== ember ==
==> flow/design.v (excerpt) <==
module cpu (
    input clk, 
    input reset,
    output reg [31:0] iaddr,
    input [31:0] idata,
    output reg [31:0] daddr,
    input [31:0] drdata,
    output reg [31:0] dwdata,
    output reg [3:0] dwe
);
Size in the first run: about 5300 cells after synthesis, ~1100 flip-flops, roughly 170 I/O pins, about 0.067 mm2 of cells after synthesis.
Settings: LEC_CHECK=0, ABC_AREA=0, CAP_MARGIN=20, CELL_PAD_IN_SITES_GLOBAL_PLACEMENT=1, CORE_MARGIN=2, CORE_UTILIZATION=47, CTS_CLUSTER_SIZE=37, HOLD_SLACK_MARGIN=-0.1, MAX_ROUTING_LAYER=met5, MIN_ROUTING_LAYER=met1, SETUP_SLACK_MARGIN=1.34, SLEW_MARGIN=20, TNS_END_PERCENT=65; clock period 7.28 ns.
run.sh (not shown) runs the stock make flow with config.mk's settings and CLKGATE_MAP_FILE=.
Here is what was changed in the inputs of raven compared with ember.
Settings: SETUP_SLACK_MARGIN: 1.34 -> -0.55; CORE_UTILIZATION: 47 -> 58; ABC_AREA: 0 -> unset; CTS_CLUSTER_SIZE: 37 -> unset; TNS_END_PERCENT: 65 -> unset; MAX_ROUTING_LAYER: met5 -> unset; MIN_ROUTING_LAYER: met1 -> unset; CELL_PAD_IN_SITES_GLOBAL_PLACEMENT: 1 -> unset; HOLD_SLACK_MARGIN: -0.1 -> unset; the clock period (ns, I/O delays scaled along): 7.28 -> 5.87.
## What came out
Comparing raven with ember, the clock tree buffer depth came out essentially unchanged. Delta (raven minus ember): die area moved down, instance area at placement moved up. Against ember, raven reports a final RePlAce weighted congestion that is higher. From raven to ember, synthesized cell count did not move at all. | instance count after placement with tap cells included | raven vs ember | 88 lower |. Comparing ember against raven, there is no change at all in synthesized cell area. Count of cell types in the netlist of raven is on par with ember. Reported for ember and raven, number of synthesized flops with an enable pin turned out identical to the last digit. For raven, the flow was terminated by a tool error in 5_1_grt and produced no final design. On vertical die dimension: raven sits below ember.
Inputs modified between raven and nickel:
Settings: SETUP_SLACK_MARGIN changed from -0.55 to 0.69; HOLD_SLACK_MARGIN newly set to 0.28; MIN_ROUTING_LAYER newly set to met1; MAX_ROUTING_LAYER newly set to met5; CORE_UTILIZATION changed from 58 to 53; CTS_CLUSTER_SIZE newly set to 37; TNS_END_PERCENT newly set to 65; CELL_PAD_IN_SITES_GLOBAL_PLACEMENT newly set to 1; ABC_AREA newly set to 0.
--- outcome ---
- nickel got as far as 5_1_grt, where a tool error ended the run.
- nickel vs raven: area inside the core boundary up
- The post-cts resize count in nickel is 1.7 times that in raven.
- Compared with raven, nickel shows a higher pre-CTS worst setup slack.
- Cmp nickel and raven / number of buffers added by the clock tree synthesis step / lower: raven
- nickel: post-placement cell count about 3.3% above raven
- Re area after synthesis: no difference whatsoever between raven and nickel.
- nickel against raven; number of rows in the core area is up by a few percent.
--- input diff nickel..tundra ---
Settings: setting PLACE_DENSITY to 0.6 for the first time; removing ABC_AREA (formerly 0); removing MAX_ROUTING_LAYER (formerly met5); removing TNS_END_PERCENT (formerly 65); removing CELL_PAD_IN_SITES_GLOBAL_PLACEMENT (formerly 1); removing HOLD_SLACK_MARGIN (formerly 0.28); changing SETUP_SLACK_MARGIN from 0.69 to 0.89; removing MIN_ROUTING_LAYER (formerly met1); removing CTS_CLUSTER_SIZE (formerly 37); changing CORE_UTILIZATION from 53 to 50.
Number of buffers created by CTS ends up lower on nickel. Nothing crashed in tundra and all stages finished; the problem is that the final layout failed, the offending checks being negative setup slack. [compare] base=nickel new=tundra: count of instances resized after the clock tree is built saw a decrease; die height saw an increase; number of port buffers saw little to no change; area of the core saw an increase; cell count listed in synth_stat.txt saw little to no change. Of tundra and nickel, tundra shows the lower core utilization at floorplan, with nickel above it. Against nickel, tundra reports a die size that is higher.
--- input diff tundra..zinc ---
Settings: a deleted SETUP_SLACK_MARGIN that had been 0.89; a change of CORE_UTILIZATION from 50 to 40; a change of the clock period (ns, I/O delays scaled along) from 5.87 to 10.6.
Notes after the runs:
The run showing the smaller routed wire length is zinc.
End of the critical path: iaddr[28]$_SDFF_PP0_ -> tundra, daddr[31] -> zinc
Compared zinc vs tundra, and total global routing track utilization is down in zinc.
tundra has higher total buffers and inverters traversed by the critical path than zinc.
Count of clock-buffer cells in the layout (higher): tundra
zinc reached the end of the flow, and the finished layout is clean on the timing, DRC and antenna checks.
## Diff of input files: amber against zinc
Settings: CORE_UTILIZATION changed from 40 to 66; PLACE_DENSITY removed (was 0.6); SETUP_SLACK_MARGIN newly set to 0.92; the clock period (ns, I/O delays scaled along) changed from 10.6 to 3.73.
--- outcome ---
- 5_1_grt: amber exited with error
- As far as instance count of the mapped netlist goes, amber and zinc are indistinguishable; the numbers are identical.
- Diff amber..zinc | area after synthesis | unchanged
- Width of the die: amber vs zinc down 91 um
- In the flow results for zinc and amber, the cell resize tally after clock tree synthesis is larger on amber.

## old
cpu again, from the RTL that the note above started with.
## cpu
module cpu (
    input clk, 
    input reset,
    output reg [31:0] iaddr,
    input [31:0] idata,
    output reg [31:0] daddr,
    input [31:0] drdata,
    output reg [31:0] dwdata,
    output reg [3:0] dwe
);
    wire [31:0] daddr1, dwdata1;  
    wire [3:0] dwe1;
    wire [5:0] op;
    wire [31:0] rv1, rv2, rvout, r_rv2, wdata;
    wire [4:0] rs1, rs2, rd;
    wire we;
    alu32 u1(
        .op(op),
        .rv1(rv1),            
        .rv2(rv2),
        .rvout(rvout),
        .drdata(drdata),      
        .dwdata(dwdata1),     
        .dwe(dwe1),
        .daddr(daddr1),
        .iaddr(iaddr),
        .instr(idata)
    );
    regfile u2(
        .rs1(rs1),
        .rs2(rs2),
        .rd(rd),
        .we(we),
        .wdata(rvout),
        .rv1(rv1),
        .rv2(r_rv2),
        .clk(clk),
        .op(op),
        .instr(idata),
        .daddr(daddr1)
    );
    dummydecoder u3(
        .instr(idata),
        .op(op),
        .rs1(rs1),
        .rs2(rs2),
        .rd(rd),
        .r_rv2(r_rv2),
        .rv2(rv2),
        .we(we)
    );
    always @* begin
        if (reset) begin
           daddr = 0;
           dwdata = 0;
           dwe = 0;
        end
        else begin
           daddr = daddr1;
           dwdata = dwdata1;
           dwe = dwe1;
        end
    end
    wire [31:0] imm_j = {{12{idata[31]}},idata[19:12],idata[20],idata[30:21],1'b0};
    wire [31:0] imm_b = {{20{idata[31]}},idata[7],idata[30:25],idata[11:8],1'b0};
    wire [31:0] jalr_t = rv1 + {{20{idata[31]}},idata[31:20]};
    reg  [31:0] pc_next;
    always @* begin  
        case(op)
            29 : pc_next = iaddr + imm_j;  
            30 : pc_next = {jalr_t[31:1], 1'b0};  
            31 : pc_next = (rv1 == rv2) ? iaddr + imm_b : iaddr + 4;  
            32 : pc_next = (rv1 != rv2) ? iaddr + imm_b : iaddr + 4;  
            33 : pc_next = ($signed(rv1) < $signed(rv2)) ? iaddr + imm_b : iaddr + 4;  
            34 : pc_next = ($signed(rv1) >= $signed(rv2)) ? iaddr + imm_b : iaddr + 4;  
            35 : pc_next = (rv1 < rv2) ? iaddr + imm_b : iaddr + 4;  
  ...
clock: 11.0 ns
lec_check: 0
cap_margin: 20
cell_pad_in_sites_global_placement: 2
core_margin: 6
core_utilization: 40
slew_margin: 15
tns_end_percent: 80
old completed every stage of the flow, and the final layout passed the timing, DRC and antenna checks.
### old -> new
- PLACE_DENSITY now 0.6, previously not set
- SETUP_SLACK_MARGIN now 2.77, previously not set
- MIN_ROUTING_LAYER now met2, previously not set
- TNS_END_PERCENT now 70, was 80
- MAX_ROUTING_LAYER now met4, previously not set
- CAP_MARGIN now 0, was 20
- CTS_CLUSTER_SIZE now 34, previously not set
- GPL_ROUTABILITY_DRIVEN now 0, previously not set
- CORE_MARGIN now 8, was 6
- CELL_PAD_IN_SITES_GLOBAL_PLACEMENT no longer set, was 2
- SLEW_MARGIN now 35, was 15
Results
Stage in which a tool error killed new: global routing (5_1_grt).
Area after detailed placement essentially unchanged between new and old.
From new to old, number of H-tree branching levels did not move at all.
Compared to old, new was floorplanned on a bigger die.
In new, the post-place setup slack came out 0.45 ns above the value in old.
